==> 05-10: inputs <==
==> flow/design.v <==
module mdc (clk, rst_n, start, A, B, out, done);
input clk, rst_n, start;
input [7:0] A, B;
output reg [7:0] out;
output reg done;
reg [1:0] state;
reg [7:0] A_aux, B_aux;
localparam IDLE = 2'b00;
localparam SUBTRACT = 2'b01;
localparam FINISHED = 2'b10;
always @(posedge clk or negedge rst_n) begin
    if (!rst_n) begin
        state <= IDLE;
        out <= 0;
        done <= 0;
    end else begin
        done <= 0;
        case (state)
            IDLE: begin
                state <= IDLE;
                if (start) begin
                    state <= SUBTRACT;
                    A_aux <= A;
                    B_aux <= B;
                end
            end
            SUBTRACT: begin
                state <= SUBTRACT;
                if (A_aux > B_aux)
                    A_aux <= A_aux - B_aux;
                else if (B_aux > A_aux)
                    B_aux <= B_aux - A_aux;
                else
                    state <= FINISHED;
            end
            FINISHED: begin
                state <= IDLE;
                done <= 1;
                out <= A_aux;
            end
            default: state <= IDLE;
        endcase
    end
end
endmodule
==> flow/run.sh <==
#!/bin/bash
# the make line also repeats each setting of config.mk as NAME=value (left out here)
make -C /OpenROAD-flow-scripts/flow DESIGN_CONFIG=/design/flow/config.mk WORK_HOME=/design/flow/orfs CLKGATE_MAP_FILE= finish
==> flow/config.mk <==
export PLATFORM = sky130hd
export DESIGN_NAME = mdc
export DESIGN_NICKNAME = mdc
export VERILOG_FILES = /design/flow/design.v
export SDC_FILE = /design/flow/constraint.sdc
export NUM_CORES = 4
export LEC_CHECK = 0
export CAP_MARGIN = 15
export CORE_MARGIN = 10
export CORE_UTILIZATION = 43
export CTS_BUF_LIST = sky130_fd_sc_hd__clkbuf_16
export GPL_ROUTABILITY_DRIVEN = 0
export HOLD_SLACK_MARGIN = 0.23
export PLACE_DENSITY_LB_ADDON = 0.1
export SLEW_MARGIN = 15
export TNS_END_PERCENT = 40
==> flow/constraint.sdc <==
create_clock -name core_clock -period 4.0 [get_ports {clk}]
set_input_delay 0.8000 -clock core_clock [delete_from_list [all_inputs] [get_ports {clk}]]
set_output_delay 0.8000 -clock core_clock [all_outputs]
set_load 0.01 [all_outputs]
==> 09-07 (differences from 05-10) <==
- ABC_AREA: not set -> 1
- CAP_MARGIN: 15 -> 20
- CORE_MARGIN: 10 -> 2
- CORE_UTILIZATION: 43 -> 72
- GPL_ROUTABILITY_DRIVEN: 0 -> not set
- HOLD_SLACK_MARGIN: 0.23 -> not set
- PLACE_DENSITY_LB_ADDON: 0.1 -> not set
- SLEW_MARGIN: 15 -> 20
- TNS_END_PERCENT: 40 -> not set
==> flow/constraint.sdc (replaced) <==
create_clock -name core_clock -period 2.27 [get_ports {clk}]
set_input_delay 0.4540 -clock core_clock [delete_from_list [all_inputs] [get_ports {clk}]]
set_output_delay 0.4540 -clock core_clock [all_outputs]
set_load 0.01 [all_outputs]
==> notes <==
05-10 finished clean. 09-07 stopped in global routing (5_1_grt) (GRT-0232). In die area, 05-10 is at 2.5 times the value of 09-07. Synthesized cell count: 05-10 is lower than 09-07 (17%). In 05-10 the synthesized area is larger than in 09-07, by 4.8%.
==> figures <==
|  | 09-07 | 05-10 |
|---|---|---|
| Outcome | stopped before the end | timing/DRC/antenna clean |
| Failing step | global routing (5_1_grt) | - |
| Number of instances resized during post-cts repair | 3 | 0 |
| Chip area from the yosys synthesis statistics | 1890 um^2 | 1980 um^2 |
| Number of cells after detailed placement | 303 | 276 |
| Rows | 18 | 24 |
| Xor-xnor portion of the synthesized cell area | 0.0186 | 0.00885 |
| Post-synth seq share | 0.414 | 0.395 |
| Synthesized-area fraction occupied by ao, oa, aoi and oai cells | 0.0689 | 0.202 |
| Core outline area | 2480 um^2 | 4410 um^2 |
| Synth Net Count | 283 | 242 |
| DP Worst Slack | 39.4 ps | 1240 ps |
| Half-perimeter wire length after placement | 3840 um | 3550 um |
| Post-placement cell area | 2210 um^2 | 2280 um^2 |
| Vertical die dimension | 55.2 um | 87.8 um |
| Synth Area in Simple Gates | 0.270 | 0.146 |
| Post-synthesis adder-cell area fraction | 0.127 | 0.121 |

---

==> 02-20: inputs <==
Starts from the design.v that is shown in full above.
make LEC_CHECK=0 CAP_MARGIN=40 CORE_MARGIN=2 CORE_UTILIZATION=66 CTS_BUF_LIST=sky130_fd_sc_hd__clkbuf_16 SLEW_MARGIN=20 finish   # period 2.17 ns
run.sh (not shown) runs the stock make flow with config.mk's settings and CLKGATE_MAP_FILE=.
==> inputs of 07-01, as changes to 02-20 <==
Settings changed: CAP_MARGIN 40 to 20, CORE_UTILIZATION 66 to 64, HOLD_SLACK_MARGIN set to 0.3, SETUP_SLACK_MARGIN set to 0.61.
==> flow/constraint.sdc (replaced) <==
create_clock -name core_clock -period 2.27 [get_ports {clk}]
set_input_delay 0.4540 -clock core_clock [delete_from_list [all_inputs] [get_ports {clk}]]
set_output_delay 0.4540 -clock core_clock [all_outputs]
set_load 0.01 [all_outputs]
==> inputs of 05-09, as changes to 02-20 <==
Settings changed: CORE_UTILIZATION 66 to 68, CTS_CLUSTER_SIZE set to 89, GPL_TIMING_DRIVEN set to 1, SETUP_SLACK_MARGIN set to -0.13.
==> flow/constraint.sdc (replaced) <==
create_clock -name core_clock -period 3.94 [get_ports {clk}]
set_input_delay 0.7880 -clock core_clock [delete_from_list [all_inputs] [get_ports {clk}]]
set_output_delay 0.7880 -clock core_clock [all_outputs]
set_load 0.01 [all_outputs]
==> inputs of 08-16, as changes to 02-20 <==
Settings changed: CAP_MARGIN 40 to 20, CORE_UTILIZATION 66 to 65, HOLD_SLACK_MARGIN set to 0.28.
==> flow/constraint.sdc (replaced) <==
create_clock -name core_clock -period 2.16 [get_ports {clk}]
set_input_delay 0.4320 -clock core_clock [delete_from_list [all_inputs] [get_ports {clk}]]
set_output_delay 0.4320 -clock core_clock [all_outputs]
set_load 0.01 [all_outputs]
==> qor summary <==
Outcome: 05-09 complete, no violations; 07-01 did not finish; 08-16 failed layout checks; 02-20 did not finish
Last stage reached: 05-09 -; 07-01 5_1_grt; 08-16 -; 02-20 4_1_cts
Reasons for failing layout checks: 05-09 -; 07-01 -; 08-16 setup timing; 02-20 -
Net switching power: 05-09 0.745 mW; 07-01 -; 08-16 1.84 mW; 02-20 -
Nets: 05-09 267; 07-01 -; 08-16 294; 02-20 -
Logic share of the area: 05-09 0.453; 07-01 -; 08-16 0.435; 02-20 -
Chip Area: 05-09 3360 sq um; 07-01 3550 sq um; 08-16 3500 sq um; 02-20 3450 sq um
Total negative setup slack: 05-09 0 ps; 07-01 -; 08-16 -2870 ps; 02-20 -
Skew-Pair Late Insertion Delay: 05-09 270 ps; 07-01 -; 08-16 280 ps; 02-20 -
Startpoint of the tightest hold check path: 05-09 out[4]$_DFFE_PN0P_; 07-01 -; 08-16 out[7]$_DFFE_PN0P_; 02-20 -
Share of the cycle needed by the critical path after routing: 05-09 0.686; 07-01 -; 08-16 1.08; 02-20 -
Area of the placeable core: 05-09 2760 sq um; 07-01 3000 sq um; 08-16 2980 sq um; 02-20 2810 sq um
Synthesis-to-finish area growth: 05-09 18.1%; 07-01 -; 08-16 35.7%; 02-20 -
Post-CTS Setup Bufs: 05-09 0; 07-01 17; 08-16 2; 02-20 -
Endpoints failing setup: 05-09 0; 07-01 -; 08-16 21; 02-20 -
Iteration count of the initial detailed-routing pass: 05-09 5; 07-01 -; 08-16 6; 02-20 -
Endpoint kind of the worst setup timing path: 05-09 flip-flop; 07-01 -; 08-16 flip-flop; 02-20 -
Clock tree skew after final layout: 05-09 3.38 ps; 07-01 -; 08-16 5.06 ps; 02-20 -
Kind of critical path: 05-09 flip-flop to flip-flop; 07-01 -; 08-16 flip-flop to flip-flop; 02-20 -
Floorplan Utilization: 05-09 0.718; 07-01 0.659; 08-16 0.665; 02-20 0.706
Number of rows created at floorplan: 05-09 19; 07-01 20; 08-16 20; 02-20 19
CTS max path bufs: 05-09 2; 07-01 2; 08-16 2; 02-20 -
Routed length on met1: 05-09 1860 microns; 07-01 -; 08-16 2460 microns; 02-20 -
Filler-free cell count of the finished design: 05-09 260; 07-01 -; 08-16 289; 02-20 -
Internal power: 05-09 1.05 mW; 07-01 -; 08-16 2.32 mW; 02-20 -
Vias per cell: 05-09 6.51; 07-01 -; 08-16 7.20; 02-20 -
Number of DRC violations after detailed-routing iteration 0: 05-09 102; 07-01 -; 08-16 281; 02-20 -
Biggest fanout along the worst timing path: 05-09 11; 07-01 -; 08-16 8; 02-20 -

---

==> inputs of nickel <==
Starts from the design.v that is shown in full above.
Settings: LEC_CHECK=0, CAP_MARGIN=20, CORE_MARGIN=2, CORE_UTILIZATION=40, CTS_BUF_LIST=sky130_fd_sc_hd__clkbuf_16, SLEW_MARGIN=20; clock period 4.0 ns.
==> quartz: changes against nickel <==
CORE_ASPECT_RATIO = 0.5   (was unset)
CORE_MARGIN = 8   (was 2)
CTS_CLUSTER_DIAMETER = 388   (was unset)
CTS_CLUSTER_SIZE = 100   (was unset)
TNS_END_PERCENT = 10   (was unset)
==> harbor: changes against nickel <==
CORE_UTILIZATION = 31   (was 40)
==> flow/constraint.sdc (replaced) <==
create_clock -name core_clock -period 2.85 [get_ports {clk}]
set_input_delay 0.5700 -clock core_clock [delete_from_list [all_inputs] [get_ports {clk}]]
set_output_delay 0.5700 -clock core_clock [all_outputs]
set_load 0.01 [all_outputs]
==> comparison table <==
| item | harbor | quartz | nickel |
|---|---|---|---|
| Layout buffering overhead excluding clock cells | 13.0% | 12.3% | 12.5% |
| Net switching power | 1.00 mW | 0.710 mW | 0.716 mW |
| Result of the run | timing/DRC/antenna clean | timing/DRC/antenna clean | timing/DRC/antenna clean |
| Number of fillers in the final layout | 642 | 465 | 473 |
| Number of cell rows | 29 | 18 | 25 |
| Inserted tap cell count | 77 | 70 | 67 |
| Final cell count without fillers | 309 | 299 | 297 |
| WHS | 0.507 ns | 0.504 ns | 0.507 ns |
| Power share of the sequential group | 30.6% | 32.5% | 29.9% |
| Fraction of area in multi-input gates | 43.8% | 44.4% | 43.9% |
| Total vias in the final route | 1,581 | 1,555 | 1,554 |
| Crit-path slowest cell | sky130_fd_sc_hd__edfxtp_1 | sky130_fd_sc_hd__a21oi_1 | sky130_fd_sc_hd__a21oi_1 |
| Via density per instance | 5.12 | 5.20 | 5.23 |
| Largest stage delay, worst path | 0.42 ns | 0.70 ns | 0.69 ns |
| Register-to-Register Setup Slack | 0.46 ns | 1.25 ns | 1.20 ns |
| Least-Margin Pin Slew | 0.714 ns | 0.840 ns | 0.831 ns |
| Die height | 83.9 um | 65.7 um | 74.3 um |
| Worst Hold End | out[3] | out[2] | out[6] |
| Number of global-route vias before repair | 1,552 | 1,584 | 1,499 |
| Post-Route Utilization | 38.5% | 49.3% | 50.7% |
| Average detailed-routed wire length per instance | 14.7 um | 15.2 um | 14.9 um |
| Die width | 83.9 um | 115 um | 74.3 um |

---

==> inputs of job 9075 <==
// mdc: RTL as listed in full above, without the edits since
make LEC_CHECK=0 CAP_MARGIN=0 CORE_MARGIN=2 CORE_UTILIZATION=66 CTS_BUF_LIST=sky130_fd_sc_hd__clkbuf_16 SLEW_MARGIN=20 finish   # period 2.2 ns
==> inputs of job 6681, as changes to job 9075 <==
Settings changed: CAP_MARGIN 0 to 40, CORE_UTILIZATION 66 to 68.
==> flow/constraint.sdc (replaced) <==
create_clock -name core_clock -period 2.21 [get_ports {clk}]
set_input_delay 0.4420 -clock core_clock [delete_from_list [all_inputs] [get_ports {clk}]]
set_output_delay 0.4420 -clock core_clock [all_outputs]
set_load 0.01 [all_outputs]
==> comparison <==
- Job 9075 died in clock tree synthesis, error DPL-0033. Job 6681 failed in global routing (GRT-0232).
- Area after synthesis is the same in job 6681 and job 9075.
- Against job 9075, the die area of job 6681 is smaller by about 2.8%.
- Synthesized cell count is the same in job 9075 and job 6681.
==> figures <==
quantity	job 9075	job 6681
Run status	stopped before the end	stopped before the end
Stage where the flow stopped	clock tree synthesis	global routing
Horizontal die dimension	58.8 um	58.0 um
Top flip-flop cell by instance count after synthesis	sky130_fd_sc_hd__edfxtp_1	sky130_fd_sc_hd__edfxtp_1
Die area	3450 um^2	3360 um^2
Weighted congestion reported at the end of routability-driven placement	0.905	0.923
Height of the die	58.8 um	58.0 um
Cell type contributing the most total cell area after synthesis	sky130_fd_sc_hd__edfxtp_1	sky130_fd_sc_hd__edfxtp_1
EDFF count, synth	16	16
Final HPWL DP	4.01 mm	4.23 mm
Top Ports	28	28
AND-OR/OR-AND share of the synthesized area	0.202	0.202
Placement-stage worst setup slack	-0.0997 ns	-0.124 ns
Share of the core filled by cells before placement	0.706	0.718
Total placed cells including tap cells	275	277
Placed standard-cell area	2440 um^2	2450 um^2
Area of the core	2810 um^2	2760 um^2
Share of flip-flops with an asynchronous set or reset	0.429	0.429
Chip area from the yosys synthesis statistics	1980 um^2	1980 um^2

---

==> inputs of run a <==
// mdc: RTL as listed in full above, without the edits since
export LEC_CHECK = 0
export CAP_MARGIN = 20
export CORE_MARGIN = 2
export CORE_UTILIZATION = 40
export CTS_BUF_LIST = sky130_fd_sc_hd__clkbuf_16
export CTS_CLUSTER_DIAMETER = 386
export CTS_CLUSTER_SIZE = 100
export SLEW_MARGIN = 20
export TNS_END_PERCENT = 5
create_clock -name core_clock -period 4.0 [get_ports {clk}]
==> run b (differences from run a) <==
CORE_UTILIZATION = 65   (was 40)
CTS_CLUSTER_DIAMETER = default   (was 386)
CTS_CLUSTER_SIZE = default   (was 100)
HOLD_SLACK_MARGIN = -0.1   (was default)
TNS_END_PERCENT = default   (was 5)
==> flow/constraint.sdc (replaced) <==
create_clock -name core_clock -period 2.16 [get_ports {clk}]
set_input_delay 0.4320 -clock core_clock [delete_from_list [all_inputs] [get_ports {clk}]]
set_output_delay 0.4320 -clock core_clock [all_outputs]
set_load 0.01 [all_outputs]
==> run c (differences from run a) <==
CORE_UTILIZATION = 68   (was 40)
CTS_CLUSTER_DIAMETER = default   (was 386)
CTS_CLUSTER_SIZE = 21   (was 100)
TNS_END_PERCENT = default   (was 5)
==> flow/constraint.sdc (replaced) <==
create_clock -name core_clock -period 2.15 [get_ports {clk}]
set_input_delay 0.4300 -clock core_clock [delete_from_list [all_inputs] [get_ports {clk}]]
set_output_delay 0.4300 -clock core_clock [all_outputs]
set_load 0.01 [all_outputs]
==> run d (differences from run a) <==
CAP_MARGIN = 40   (was 20)
CORE_UTILIZATION = 68   (was 40)
CTS_CLUSTER_DIAMETER = default   (was 386)
CTS_CLUSTER_SIZE = default   (was 100)
TNS_END_PERCENT = default   (was 5)
==> flow/constraint.sdc (replaced) <==
create_clock -name core_clock -period 2.16 [get_ports {clk}]
set_input_delay 0.4320 -clock core_clock [delete_from_list [all_inputs] [get_ports {clk}]]
set_output_delay 0.4320 -clock core_clock [all_outputs]
set_load 0.01 [all_outputs]
==> summary of the runs <==
Run a completed with no timing, DRC or antenna violations. Run c failed in 5_1_grt. Run b produced a layout that fails on negative setup slack. Run d never finished: it broke off in 5_1_grt. In run a the critical path depth is lower than in run b, by 1. In clock-buffer cell count, run a and run b do not differ. Between run b and run a, the lower final cell count is in run b (gap about 2.7%, measured against run a). Of run a and run b, run a has the higher setup slack (gap 1.4 ns). Against run b, the combinational power of run a is lower by about 60%. In run b the design area is larger than in run a, by about 11%. Total power: run a is lower than run b (57%).

---

==> inputs of build 65 <==
// mdc: RTL as listed in full above, without the edits since
make LEC_CHECK=0 CAP_MARGIN=20 CORE_MARGIN=2 CORE_UTILIZATION=68 CTS_BUF_LIST=sky130_fd_sc_hd__clkbuf_16 CTS_CLUSTER_SIZE=23 SLEW_MARGIN=20 finish   # period 2.16 ns
==> build 97 (differences from build 65) <==
- ABC_AREA: unset -> 1
- CORE_ASPECT_RATIO: unset -> 1.32
- CORE_UTILIZATION: 68 -> 69
- CTS_CLUSTER_SIZE: 23 -> unset
- SETUP_SLACK_MARGIN: unset -> -0.12
==> flow/constraint.sdc (replaced) <==
create_clock -name core_clock -period 2.17 [get_ports {clk}]
set_input_delay 0.4340 -clock core_clock [delete_from_list [all_inputs] [get_ports {clk}]]
set_output_delay 0.4340 -clock core_clock [all_outputs]
set_load 0.01 [all_outputs]
==> impl_metrics.json <==
{
  "status": "stopped before the end",
  "stop_stage": "global routing",
  "error_line": "[ERROR DPL-0038] Utilization greater than 100%, impossible to legalize",
  "post_cts_resized": 14,
  "placedCellCount": 279,
  "mux_share_pct": 5.69,
  "ys_sh_aoi_pct": 20.2,
  "gp_congestion": 0.924,
  "top_area_share_pct": 24.3,
  "topCellsByArea": "edfxtp_1 (24%), dfrtp_1 (14%), ha_1 (10%)",
  "ys_types": 38,
  "yosysSeqAreaShare_pct": 39.5
}
-- figures above: build 65

==> impl_metrics.json <==
{
  "topCellsByArea": "edfxtp_1 (25%), nand2_1 (16%), dfrtp_1 (15%)",
  "top_area_share_pct": 25.4,
  "setup_viol_count_final": 16,
  "fin_ws_ns": -0.0660,
  "ys_sh_aoi_pct": 6.89,
  "violatedChecks": "negative setup slack",
  "status": "finished with violations",
  "mux_share_pct": 0
}
-- figures above: build 97

Power and IR drop assume default switching activity.
